## job 3232
// cpu
module cpu(clock, reset, instruction, read_data, memory_control, PC, ALU_result, write_data);
export LEC_CHECK = 0
export CAP_MARGIN = 20
export CORE_MARGIN = 2
export CORE_UTILIZATION = 60
export CTS_CLUSTER_SIZE = 50
export HOLD_SLACK_MARGIN = 0.3
export SETUP_SLACK_MARGIN = -0.42
export SLEW_MARGIN = 20
create_clock -name core_clock -period 6.34 [get_ports {clock}]
run.sh (not shown) runs the stock make flow with config.mk's settings and CLKGATE_MAP_FILE=.
Job 3232 never completed; the flow aborted with a tool error in global routing.
Here is what was changed in the inputs of job 3759 compared with job 3232.
# job 3232
export LEC_CHECK = 0
export CAP_MARGIN = 20
export CORE_MARGIN = 2
export CORE_UTILIZATION = 60
export CTS_CLUSTER_SIZE = 50
export HOLD_SLACK_MARGIN = 0.3
export SETUP_SLACK_MARGIN = -0.42
export SLEW_MARGIN = 20
create_clock -name core_clock -period 6.34 [get_ports {clock}]
# job 3759
export LEC_CHECK = 0
export CAP_MARGIN = 20
export CORE_MARGIN = 2
export CORE_UTILIZATION = 57
export SETUP_SLACK_MARGIN = 1.25
export SLEW_MARGIN = 20
create_clock -name core_clock -period 6.38 [get_ports {clock}]
### Flow results
Layout checks on job 3759: not met. Flow itself completed; violations: setup timing.
NOTE: total CTS buffers in job 3759 falls short of that of job 3232
Job 3759 — instance area at placement about 0.43% lower, job 3232 as reference
As far as share of async-settable or async-resettable flops after synthesis goes, job 3759 and job 3232 are indistinguishable; the numbers are identical.
Summary of the comparison: post-CTS setup buffer count is higher in job 3759, relative to job 3232.
Count of flip-flops with a built-in enable after synthesis came out exactly the same in job 3759 and job 3232.
From job 3232 to job 3759, number of cells produced by synthesis did not move at all.
Sort job 3759 and job 3232 by total die size desc -> top: job 3759
Number of cells in the design after placement: job 3759 > job 3232
In job 3759 relative to job 3232, number of instances resized during post-cts repair had gone up by more than half.
Y dimension of the die ended up 2.6% higher on job 3759 than on job 3232.
Mean instance size in the synthesized netlist: job 3759 vs job 3232 identical
Input-level comparison between job 7448 and job 3759:
# job 3759
export LEC_CHECK = 0
export CAP_MARGIN = 20
export CORE_MARGIN = 2
export CORE_UTILIZATION = 57
export SETUP_SLACK_MARGIN = 1.25
export SLEW_MARGIN = 20
create_clock -name core_clock -period 6.38 [get_ports {clock}]
# job 7448
export LEC_CHECK = 0
export CAP_MARGIN = 20
export CORE_MARGIN = 2
export CORE_UTILIZATION = 72
export CTS_CLUSTER_DIAMETER = 393
export PLACE_DENSITY = 0.4
export SLEW_MARGIN = 20
create_clock -name core_clock -period 3.34 [get_ports {clock}]
## What came out
Job 7448 | ERROR | detailed placement. [compare] base=job 3759 new=job 7448: final weighted congestion in routability-driven placement now larger, synthesized cell count comparable. Re count of buffers inserted at the top-level ports: no difference whatsoever between job 3759 and job 7448. Job 3759 → job 7448: area after synthesis level, number of placement rows moved down, die size moved down, floorplan utilization moved up. Job 7448 vs job 3759: die boundary width down by more than 10%. Job 3759 has higher chip height than job 7448.
For job 1833, these inputs were changed with respect to job 7448:
# job 7448
export LEC_CHECK = 0
export CAP_MARGIN = 20
export CORE_MARGIN = 2
export CORE_UTILIZATION = 72
export CTS_CLUSTER_DIAMETER = 393
export PLACE_DENSITY = 0.4
export SLEW_MARGIN = 20
create_clock -name core_clock -period 3.34 [get_ports {clock}]
# job 1833
export LEC_CHECK = 0
export CAP_MARGIN = 20
export CORE_MARGIN = 2
export CORE_UTILIZATION = 62
export CTS_CLUSTER_SIZE = 98
export SETUP_SLACK_MARGIN = 0.97
export SLEW_MARGIN = 20
create_clock -name core_clock -period 3.34 [get_ports {clock}]
Notes after the runs:
As far as count of library flops with an enable pin goes, job 1833 and job 7448 are indistinguishable; the numbers are identical. Compared to job 7448, job 1833 was floorplanned on a bigger die. Compared with job 7448, job 1833 shows weighted congestion at the end of routability-driven global placement that has gone down by more than 10%. Sequential-to-total area share from yosys stat came out exactly the same in job 7448 and job 1833. Count of standard-cell rows: job 1833 vs job 7448 up 8. Job 1833 did not run to completion, as it errored out during global routing.
## Diff of input files: job 1306 against job 1833
# job 1833
export LEC_CHECK = 0
export CAP_MARGIN = 20
export CORE_MARGIN = 2
export CORE_UTILIZATION = 62
export CTS_CLUSTER_SIZE = 98
export SETUP_SLACK_MARGIN = 0.97
export SLEW_MARGIN = 20
create_clock -name core_clock -period 3.34 [get_ports {clock}]
# job 1306
export LEC_CHECK = 0
export CAP_MARGIN = 20
export CORE_MARGIN = 2
export CORE_UTILIZATION = 57
export PLACE_DENSITY_LB_ADDON = 0.05
export SETUP_SLACK_MARGIN = 1.57
export SLEW_MARGIN = 20
create_clock -name core_clock -period 6.09 [get_ports {clock}]
## What came out
Although it ran to completion, job 1306 produced a layout that fails the final checks because of setup timing.
Row count, job 1833 and job 1306, higher one = job 1306.
Diff job 1833 -> job 1306: horizontal extent of the die now larger, cell total after placement now smaller, post-detailed-placement cell area now smaller, weighted congestion at the end of routability-driven global placement now smaller, area fraction in and, or, nand and nor cells after synthesis comparable.
Diff job 1833 and job 1306: worst slack at placement lower in job 1833
Compared to job 1833, job 1306 was floorplanned on a bigger die.
Diff job 1306..job 1833 | deepest level of the CTS H-tree | unchanged
Job 1306 against job 1833: core utilization before placement moved down, height of the chip moved up.
Modified inputs, job 117 compared to job 1306
# job 1306
export LEC_CHECK = 0
export CAP_MARGIN = 20
export CORE_MARGIN = 2
export CORE_UTILIZATION = 57
export PLACE_DENSITY_LB_ADDON = 0.05
export SETUP_SLACK_MARGIN = 1.57
export SLEW_MARGIN = 20
create_clock -name core_clock -period 6.09 [get_ports {clock}]
# job 117
export LEC_CHECK = 0
export CAP_MARGIN = 20
export CORE_MARGIN = 2
export CORE_UTILIZATION = 55
export SLEW_MARGIN = 20
create_clock -name core_clock -period 11.0 [get_ports {clock}]
Notes after the runs:
Comparing job 1306 and job 117, the higher number of buffers inserted to repair setup after CTS is on job 1306.
The flow did not stop early for job 117: all stages ran, and the layout cleared the timing, design-rule and antenna checks.
Looking only at clock group share of total power, and setting everything else aside, the lower value of job 1306 and job 117 goes to job 1306.
In the tables for job 1306 and job 117, net total in the final layout reads lower with job 117.
Job 1306 -> job 117: final weighted congestion of routability-driven global placement increased slightly
Of job 1306 and job 117, the run reporting the higher reg2reg setup slack was job 117.
Changes observed in job 117 relative to job 1306: cell count now sits lower, share of power burned in combinational logic fell by 7.2 points.
Power figures rest on the tool's default switching activity, not on a simulated workload.
